Design top, start of the top module:
module top(
    input wire clk,
    input wire reset,
    input wire [7:0] next_in,
    output wire [7:0] f
    );
Size: about 1300 cells after synthesis, roughly 140 flip-flops, about 18 I/O pins, about 0.012 mm² of cells after synthesis.
clock: 12.0 ns
lec_check: 0
cap_margin: 20
cell_pad_in_sites_detail_placement: 0
cell_pad_in_sites_global_placement: 1
core_aspect_ratio: 0.5
core_margin: 7
core_utilization: 33
cts_cluster_diameter: 392
cts_cluster_size: 98
place_density: 0.89
slew_margin: 20
tns_end_percent: 15
run.sh (not shown) runs the stock make flow with config.mk's settings and CLKGATE_MAP_FILE=.
Next try:
- CELL_PAD_IN_SITES_DETAIL_PLACEMENT: 0 -> 1
- CELL_PAD_IN_SITES_GLOBAL_PLACEMENT: 1 -> 0
- CORE_UTILIZATION: 33 -> 56
- PLACE_DENSITY: 0.89 -> default
- PLACE_DENSITY_LB_ADDON: default -> 0.11
=> The changed run produced a clean layout; wire length came out higher by about 50%; non-clock buffer count came out higher by 11; design area came out lower by 0.46%; setup slack got worse by 420 ps; total power came out higher by 9.2%; utilization came out higher by 26 points; first-iteration DRC count came out higher by 38%; sequential power came out higher by 3.2%; area after synthesis is unchanged; flip-flop count does not change; die area came out lower by about 40%.

---

top again, from the RTL that the note above started with.
## top
module top(
    input wire clk,
    input wire reset,
    input wire [7:0] next_in,
    output wire [7:0] f
    );
Settings: LEC_CHECK=0, ABC_AREA=1, CAP_MARGIN=20, CELL_PAD_IN_SITES_GLOBAL_PLACEMENT=0, CORE_MARGIN=2, CORE_UTILIZATION=72, CTS_CLUSTER_DIAMETER=133, CTS_CLUSTER_SIZE=49, PLACE_DENSITY_LB_ADDON=0.2, SLEW_MARGIN=20, TNS_END_PERCENT=5; clock period 7.86 ns.
The first run ended with an error in 5_1_grt.
Rerun with:
Settings changed: CELL_PAD_IN_SITES_GLOBAL_PLACEMENT 0 to unset, CTS_CLUSTER_DIAMETER 133 to unset, CTS_CLUSTER_SIZE 49 to 15, PLACE_DENSITY set to 0.84, PLACE_DENSITY_LB_ADDON 0.2 to unset, TNS_END_PERCENT 5 to unset.
Clock period 7.86 ns to 8.6 ns, I/O delays scaled along.
=> With this change the flow produced a layout that fails on setup timing; synthesized cell count does not change; synthesized area does not change; die size stays the same.
Rerun with:
Settings changed: CORE_UTILIZATION 72 to 66, CTS_CLUSTER_SIZE 15 to 99, PLACE_DENSITY 0.84 to unset.
Clock period 8.6 ns to 6.43 ns, I/O delays scaled along.
=> With this change the flow did not get past 5_1_grt, error GRT-0232; area after synthesis does not change; synthesized cell count stays the same; die size came out higher by 8.8%.
Rerun with:
Settings changed: CORE_UTILIZATION 66 to 62, CTS_CLUSTER_SIZE 99 to unset, SETUP_SLACK_MARGIN set to 0.91.
What happened: With this change the flow reached the layout checks and failed them: setup timing. Synthesized area does not change. Die size increases by 6.3%. Synthesized cell count is unchanged.

---

run 1:
Starting RTL as in the previous note.
Settings: LEC_CHECK=0, ABC_AREA=0, CAP_MARGIN=20, CORE_MARGIN=2, CORE_UTILIZATION=72, CTS_CLUSTER_DIAMETER=400, CTS_CLUSTER_SIZE=95, PLACE_DENSITY=0.8, SLEW_MARGIN=20; clock period 7.55 ns.
Run 1 did not finish; a tool error ended it in 4_1_cts.
The following lists how run 2 was set up differently from run 1:
Settings: clearing CTS_CLUSTER_DIAMETER, which used to be 400; clearing CTS_CLUSTER_SIZE, which used to be 95; swapping 72 for 40 in CORE_UTILIZATION; clearing ABC_AREA, which used to be 0; clearing PLACE_DENSITY, which used to be 0.8; swapping 7.55 for 11.6 in the clock period (ns, I/O delays scaled along).
[summary]
Core area | run 2 above run 1
As far as count of mapped cells out of synthesis goes, run 2 and run 1 are indistinguishable; the numbers are identical.
Global placement routability congestion in run 2 vs run 1: down 14%
Run 2 finished all stages; the layout is clean.
[inputs] run 3 vs run 2
Settings: ABC_AREA newly set to 1; CTS_CLUSTER_SIZE newly set to 15; CORE_UTILIZATION changed from 40 to 66; the clock period (ns, I/O delays scaled along) changed from 11.6 to 7.67.
Findings:
Diff run 2 -> run 3 | global-route met1 utilization | increase of 21 points. In the metrics for run 2 and run 3, the one carrying the higher share of synthesized area spent on multiplexers is run 2. Run 3 ended up with a lower summed negative setup slack over all endpoints than run 2 did. Of run 2 and run 3, only run 2 finishes the flow clean. Compared run 3 vs run 2, and die size is down in run 3. Power after layout, run 2 and run 3, lower one = run 2. Die width ends up lower on run 3.
Input changes introduced in run 4 (baseline for comparison: run 3):
Settings: CORE_UTILIZATION changed from 66 to 72; PLACE_DENSITY newly set to 0.66; the clock period (ns, I/O delays scaled along) changed from 7.67 to 9.09.
Findings:
Looking at the reports, run 4 completed the entire flow and the layout it produced met the timing, design-rule and antenna checks.
NOTE critical path depth run 3->run 4 decreased by a little under 10%
The number of non-clock buffers in run 4 sits 76% below the value recorded for run 3.
Combinational share of cell area for run 4 is higher than for run 3.
Changes observed in run 4 relative to run 3: setup slack after layout went up 1530 ps; internal power contribution went down about 17%; clock buffer instance count of the final layout went down 4.
Sequential group share of total power for run 4 is lower than for run 3.
Edits applied to the flow inputs when going from run 4 to run 5:
Settings: PLACE_DENSITY no longer set, was 0.66; ABC_AREA no longer set, was 1; SETUP_SLACK_MARGIN now -0.41, previously not set; CTS_CLUSTER_SIZE no longer set, was 15; the clock period (ns, I/O delays scaled along) now 5.33, was 9.09.
Results
Run 5 failed in 5_1_grt with GRT-0116.
Compared with run 4, in run 5 unique cell type count in the Yosys netlist shows an increase of about 120%; chip area shows no meaningful change.
In the tables for run 4 and run 5, mux contribution to synthesized area reads lower with run 4.
Going from run 4 to run 5, cell area reported after detailed placement grows by 1800 um^2.
What run 6 does differently from run 5 at the input level:
Settings: SETUP_SLACK_MARGIN changed from -0.41 to 0.11; ABC_AREA newly set to 1; PLACE_DENSITY_LB_ADDON newly set to 0.01; the clock period (ns, I/O delays scaled along) changed from 5.33 to 9.06.
### Flow results
The final layout from run 6, which completed every stage, passed the timing, design-rule and antenna checks at the end of the flow. Against run 5 as the reference, run 6 delivers a higher total placed cells including tap cells. Number of buffers created by CTS across run 5 and run 6: no real change. Changes observed in run 6 relative to run 5: die footprint roughly the same; yosys synthesis chip area saw little to no change. Between run 5 and run 6, post-placement setup slack is higher for run 6, run 5 comes in under that. Summary of run 6 over run 5: die height essentially unchanged, area fraction in full adders, half adders and majority gates essentially unchanged, number of nets at floorplan increased 27%. Instance area after placement (lower): run 6. Per the comparison of run 6 with run 5, number of buffers between clock root and the deepest sink roughly the same, synthesized cell count higher.
Power is estimated from default activity; no workload was simulated.
